Setup of run A:
## gainBal
module gainBal (
    input  wire             clk,
    input  wire             rstn,
    input  wire             din_val,
    input  wire [255:0]     din,
    input  wire [63:0]      gain,
    input  wire [31:0]      bal,
    output reg              dout_val,
    output reg  [255:0]     dout
);
export LEC_CHECK = 0
export ABC_AREA = 1
export CAP_MARGIN = 20
export CORE_ASPECT_RATIO = 0.72
export CORE_MARGIN = 2
export CORE_UTILIZATION = 72
export CTS_CLUSTER_DIAMETER = 376
export CTS_CLUSTER_SIZE = 100
export HOLD_SLACK_MARGIN = 0.3
export PLACE_DENSITY = 0.37
export SLEW_MARGIN = 20
export TNS_END_PERCENT = 10
create_clock -name core_clock -period 4.7 [get_ports {clk}]
run.sh (not shown) runs the stock make flow with config.mk's settings and CLKGATE_MAP_FILE=.
Run status, run A: aborted in global routing (5_1_grt), error GRT-0232
For run B, these inputs were changed with respect to run A:
- HOLD_SLACK_MARGIN now 0.28, was 0.3
- CTS_CLUSTER_DIAMETER now 271, was 376
- PLACE_DENSITY now 0.45, was 0.37
- SETUP_SLACK_MARGIN now 1.04, previously not set
- TNS_END_PERCENT no longer set, was 10
- CTS_CLUSTER_SIZE now 10, was 100
- CORE_ASPECT_RATIO now 0.5, was 0.72
- the clock period (ns, I/O delays scaled along) now 3.52, was 4.7
### Flow results
- Tool error GRT-0232 stopped run B during global routing (5_1_grt); no final results.
- Going from run A to run B, floorplan utilization essentially unchanged, yosys-reported design area after synthesis essentially unchanged, worst setup slack after placement decreased 0.86 ns, instance area after placement essentially unchanged.
- Run A -> run B: post-synthesis area per instance delta 0, exact match
- Synthesized cell count of run B is on par with run A.
- Going from run A to run B, number of H-tree branching levels grows by 1.
- Number of clock buffers inserted by TritonCTS: run B vs run A up 36
- Diff run A..run B | area enclosed by the die boundary | negligible
- Summary — placer's final routability congestion estimate, run B relative to run A: lower, by about 3.3%.
Changes in run C relative to run B:
- CTS_CLUSTER_DIAMETER: 271 -> unset
- CORE_UTILIZATION: 72 -> 50
- MIN_ROUTING_LAYER: unset -> met2
- PLACE_DENSITY: 0.45 -> unset
- SLEW_MARGIN: 20 -> 35
- ABC_AREA: 1 -> unset
- GPL_ROUTABILITY_DRIVEN: unset -> 0
- SETUP_SLACK_MARGIN: 1.04 -> unset
- CORE_ASPECT_RATIO: 0.5 -> unset
- HOLD_SLACK_MARGIN: 0.28 -> 0.21
- CTS_CLUSTER_SIZE: 10 -> unset
- the clock period (ns, I/O delays scaled along): 3.52 -> 9.0
Findings:
Run C finished end to end and its layout was clean on timing, DRC and antenna. For clock buffer count from CTS, dividing the value from run C by the value from run B gives 1.3. Placed instance area was higher in run B than in run C. Going from run B to run C, the area of the die was found to have gone up by 32%. Chip area from the yosys synthesis statistics: run C vs run B down 8.4%.
## Diff of input files: run D against run C
- CAP_MARGIN now 15, was 20
- MAX_ROUTING_LAYER now met4, previously not set
- ABC_AREA now 0, previously not set
- SLEW_MARGIN now 20, was 35
- CELL_PAD_IN_SITES_GLOBAL_PLACEMENT now 2, previously not set
- GPL_ROUTABILITY_DRIVEN now 1, was 0
- the clock period (ns, I/O delays scaled along) now 12.7, was 9.0
--- outcome ---
Comparing run D and run C, the higher number of search-and-repair iterations in the first detailed-routing pass was measured on run C.
In the reports for run D and run C, the smaller clock tree buffer count of the final layout belongs to run C.
Run D packs its core looser than run C.
When run D is set beside run C, its worst slew margin relative to its limit turns out to be 14 points smaller.
The following lists how run E was set up differently from run D:
- changing CORE_UTILIZATION from 50 to 72
- removing MIN_ROUTING_LAYER (formerly met2)
- removing ABC_AREA (formerly 0)
- removing GPL_ROUTABILITY_DRIVEN (formerly 1)
- changing CAP_MARGIN from 15 to 20
- removing CELL_PAD_IN_SITES_GLOBAL_PLACEMENT (formerly 2)
- removing MAX_ROUTING_LAYER (formerly met4)
- setting CTS_CLUSTER_SIZE to 22 for the first time
- removing HOLD_SLACK_MARGIN (formerly 0.21)
- changing the clock period (ns, I/O delays scaled along) from 12.7 to 6.84
### Flow results
Run E ran in full, but the layout does not pass; the checks complain about negative setup slack.
Run E: worst path required time is 5.90 ns lower than what run D reported.
Sequential share of layout area, run E and run D: larger value in run D
Taking run E over run D, the mean routed wirelength per cell ratio works out to 0.927.
Non-filler instance count after layout: run E higher than run D
Going from run D to run E, number of placement rows shrank by more than 10%.
Setup slack sits lower in run E than in run D.
The run with more routed wire is run D, not run E.
The lower top fanout value on the critical path came out of run E.
When run E is set beside run D, its smallest hold slack turns out to be 0.46 ns smaller.
Detailed route, run E vs run D: via total lower for run E
## Diff of input files: run F against run E
- setting ABC_AREA to 1 for the first time
- setting CTS_CLUSTER_DIAMETER to 348 for the first time
- removing CTS_CLUSTER_SIZE (formerly 22)
- changing the clock period (ns, I/O delays scaled along) from 6.84 to 5.47
==> results <==
- In the summary table, run F is marked failed, with error GRT-0116 raised in global routing (5_1_grt).
- Of run E and run F, the run reporting the lower total number of placement rows was run E.
- NOTE: share of the yosys chip area belonging to registers in run F falls short of that of run E
- Compared with run E, run F shows a area share of and/or/nand/nor cells after synthesis that is 1.0 points higher.
- Compared with run E, run F shows count of cell types in the netlist lower by 36.
- Comparing overall die area for run E and run F, the smaller number came from run E.
- On floorplan die width: between run E and run F, it ends up higher for run F.


Starting RTL as in the previous note.
Settings: LEC_CHECK=0, CAP_MARGIN=20, CORE_MARGIN=2, CORE_UTILIZATION=40, SLEW_MARGIN=20; clock period 9.0 ns.
The baseline ran to the end with no violations.
Edit:
Settings changed: CAP_MARGIN 20 to 15, CORE_UTILIZATION 40 to 72, CTS_CLUSTER_DIAMETER from default to 314, SETUP_SLACK_MARGIN from default to -0.59.
Clock period 9.0 ns to 5.84 ns, I/O delays scaled along.
The new run completed, yet does not pass: setup timing.
Final area went up by 7.0%.
Clock skew goes down by 0.035 ns.
Sequential share of layout area goes down by 0.33 points.
Edit:
Settings changed: HOLD_SLACK_MARGIN from default to 0.29, TNS_END_PERCENT from default to 5.
The new run ran to the end with violations: setup timing.
Via count barely changes.
Cell count is about the same.
Hold slack degrades by 0.037 ns.
Synthesized area is unchanged.
Edit:
Settings changed: ABC_AREA from default to 1, CAP_MARGIN 15 to 35, CORE_UTILIZATION 72 to 16, CTS_CLUSTER_DIAMETER 314 to default, HOLD_SLACK_MARGIN 0.29 to default, MIN_ROUTING_LAYER from default to met2, PLACE_DENSITY_LB_ADDON from default to 0.17, SETUP_SLACK_MARGIN -0.59 to default, SLEW_MARGIN 20 to 15, TNS_END_PERCENT 5 to default.
Clock period 5.84 ns to 12.7 ns, I/O delays scaled along.
Effect:
- The new run passed the timing, DRC and antenna checks
- routed wire length came out higher by 62%
- via count came out higher by 55%
- final cell count came out higher by 67%
- cell area came out higher by 7.7%
- worst setup slack is better by 5.2 ns
- utilization came out lower by 67 points
- sequential share of layout area came out lower by 0.36 points


v19:
The RTL this note starts from:
==> flow/design.v <==
module gainBal (
    input  wire             clk,
    input  wire             rstn,
    input  wire             din_val,
    input  wire [255:0]     din,
    input  wire [63:0]      gain,
    input  wire [31:0]      bal,
    output reg              dout_val,
    output reg  [255:0]     dout
);
reg [7:0]  gain_mem[7:0];
reg [7:0]  bal_mem[3:0];
reg [15:0] mult[0:7];
reg [47:0] quot[0:7];
integer i, j, k, l;
always @* begin
    for (l=0; l<8; l=l+1) begin
        gain_mem[l]     = gain[8*l +: 8];
        if (l < 4)
            bal_mem[l]  = bal[8*l +: 8];
    end
end
always @(posedge clk or negedge rstn) begin
    if (!rstn) begin
        for (i=0; i<8; i=i+1) begin
            mult[i] <= 16'd0;
        end
    end
    else begin
        for (i=0; i<4; i=i+1) begin
            mult[2*i  ] <= {{8{gain_mem[2*i  ][7]}}, gain_mem[2*i  ]} * {{8{~bal_mem[i][7]}}, ~bal_mem[i]};
            mult[2*i+1] <= {{8{gain_mem[2*i+1][7]}}, gain_mem[2*i+1]} * {{8{ bal_mem[i][7]}},  bal_mem[i]};
        end
    end
end
always @(posedge clk or negedge rstn) begin
    if (!rstn) begin
        dout_val    <= 1'b0;
        for (j=0; j<8; j=j+1) begin
            quot[j] <= 48'd0;
        end
    end
    else begin
        dout_val    <= din_val;
        for (j=0; j<8; j=j+1) begin
            quot[j] <= {16'd0, din[32*j +:32]} * {{32{mult[j][15]}}, mult[j]};
        end
    end
end
always @* begin
    for (k=0; k<8; k=k+1) begin
        dout[32*k +:32] = quot[k][47:16];
    end
end
endmodule
==> flow/config.mk <==
export PLATFORM = sky130hd
export DESIGN_NAME = gainBal
export DESIGN_NICKNAME = gainBal
export VERILOG_FILES = /design/flow/design.v
export SDC_FILE = /design/flow/constraint.sdc
export NUM_CORES = 4
export LEC_CHECK = 0
export ABC_AREA = 0
export CAP_MARGIN = 5
export CELL_PAD_IN_SITES_GLOBAL_PLACEMENT = 0
export CORE_ASPECT_RATIO = 0.94
export CORE_MARGIN = 2
export CORE_UTILIZATION = 72
export CTS_CLUSTER_SIZE = 40
export GPL_ROUTABILITY_DRIVEN = 1
export HOLD_SLACK_MARGIN = 0.29
export PLACE_DENSITY = 0.64
export SETUP_SLACK_MARGIN = -0.36
export SLEW_MARGIN = 35
export TNS_END_PERCENT = 85
==> flow/constraint.sdc <==
create_clock -name core_clock -period 5.2 [get_ports {clk}]
set_input_delay 1.0400 -clock core_clock [delete_from_list [all_inputs] [get_ports {clk}]]
set_output_delay 1.0400 -clock core_clock [all_outputs]
set_load 0.01 [all_outputs]
Finished, but not clean: v19, with negative setup slack.
Input changes introduced in v52 (baseline for comparison: v19):
--- a/flow/config.mk
+++ b/flow/config.mk
@@ -11 +11 @@
-export CORE_ASPECT_RATIO = 0.94
+export CORE_ASPECT_RATIO = 0.56
@@ -14 +14,2 @@
-export CTS_CLUSTER_SIZE = 40
+export CTS_CLUSTER_DIAMETER = 386
+export CTS_CLUSTER_SIZE = 15
@@ -16,4 +17,3 @@
-export HOLD_SLACK_MARGIN = 0.29
-export PLACE_DENSITY = 0.64
-export SETUP_SLACK_MARGIN = -0.36
-export SLEW_MARGIN = 35
+export PLACE_DENSITY_LB_ADDON = 0.01
+export SETUP_SLACK_MARGIN = 0.58
+export SLEW_MARGIN = 10
==> flow/constraint.sdc <==
create_clock -name core_clock -period 2.01 [get_ports {clk}]
set_input_delay 0.4020 -clock core_clock [delete_from_list [all_inputs] [get_ports {clk}]]
set_output_delay 0.4020 -clock core_clock [all_outputs]
set_load 0.01 [all_outputs]
==> results <==
v52: complete, dirty (negative setup slack)
Delta(register-to-register slack, v52 - v19) < 0
Global-route usage over all layers in v52 vs v19: up 4.4 points
First-iteration DRC count: lower on v19
diff inputs: v52 => v2
==> flow/config.mk <==
export PLATFORM = sky130hd
export DESIGN_NAME = gainBal
export DESIGN_NICKNAME = gainBal
export VERILOG_FILES = /design/flow/design.v
export SDC_FILE = /design/flow/constraint.sdc
export NUM_CORES = 4
export LEC_CHECK = 0
export CAP_MARGIN = 15
export CORE_MARGIN = 2
export CORE_UTILIZATION = 72
export HOLD_SLACK_MARGIN = 0.3
export SETUP_SLACK_MARGIN = -0.51
export SLEW_MARGIN = 20
==> flow/constraint.sdc <==
create_clock -name core_clock -period 5.05 [get_ports {clk}]
set_input_delay 1.0100 -clock core_clock [delete_from_list [all_inputs] [get_ports {clk}]]
set_output_delay 1.0100 -clock core_clock [all_outputs]
set_load 0.01 [all_outputs]
In v2 the implementation completed, yet the final layout does not meet the checks, the culprit being negative setup slack.
Diff v2 and v52: post-route cell area higher in v52
v2 vs. v52: well tap count moved down; overall chip area level; slew at the pin with the worst max-slew slack moved up; detail-routed net length per standard cell moved down; die boundary width moved down.
v52 → v2: site row count grew by 43; floorplan core density held steady; worst slew margin relative to its limit shrank by 5.8 points; global-route track usage on met3 shrank by 8.0 points; final worst-path cycle share shrank by 210 points.


Starts from the design.v that is shown in full above.
clock: 9.0 ns
lec_check: 0
cap_margin: 20
core_margin: 2
core_utilization: 40
hold_slack_margin: 0.14
setup_slack_margin: -0.78
slew_margin: 20
The starting point finished with timing, DRC and antenna clean.
Edit:
ABC_AREA = 0   (was default)
CAP_MARGIN = 15   (was 20)
CELL_PAD_IN_SITES_GLOBAL_PLACEMENT = 3   (was default)
CORE_UTILIZATION = 50   (was 40)
GPL_ROUTABILITY_DRIVEN = 0   (was default)
HOLD_SLACK_MARGIN = 0.21   (was 0.14)
MAX_ROUTING_LAYER = met4   (was default)
MIN_ROUTING_LAYER = met2   (was default)
SETUP_SLACK_MARGIN = default   (was -0.78)
clock period = 12.7 ns   (was 9.0 ns; I/O delays follow)
What happened: The changed run finished with timing, DRC and antenna clean; cell area is lower by 2.7%; critical path depth is lower by 1; die area is lower by 20%.
Edit:
ABC_AREA = default   (was 0)
CAP_MARGIN = 20   (was 15)
MIN_ROUTING_LAYER = met1   (was met2)
SLEW_MARGIN = 35   (was 20)
clock period = 9.0 ns   (was 12.7 ns; I/O delays follow)
Non-clock buffer count goes up by 446; sequential cell count is unchanged; cell count goes up by 1.8%; setup slack gets worse by 2.1 ns; count of clock-buffer cells in the layout stays the same; die size stays the same.
Edit:
CELL_PAD_IN_SITES_GLOBAL_PLACEMENT = default   (was 3)
CORE_UTILIZATION = 40   (was 50)
GPL_ROUTABILITY_DRIVEN = default   (was 0)
HOLD_SLACK_MARGIN = default   (was 0.21)
MAX_ROUTING_LAYER = default   (was met4)
MIN_ROUTING_LAYER = default   (was met1)
SLEW_MARGIN = 20   (was 35)
clock period = 8.44 ns   (was 9.0 ns; I/O delays follow)
=> The new run completed with no timing, DRC or antenna violations; area after synthesis stays the same; clock skew hardly moves; routed wire length fell by 4.4%; synthesized cell count is unchanged; setup slack gets worse by 0.44 ns.
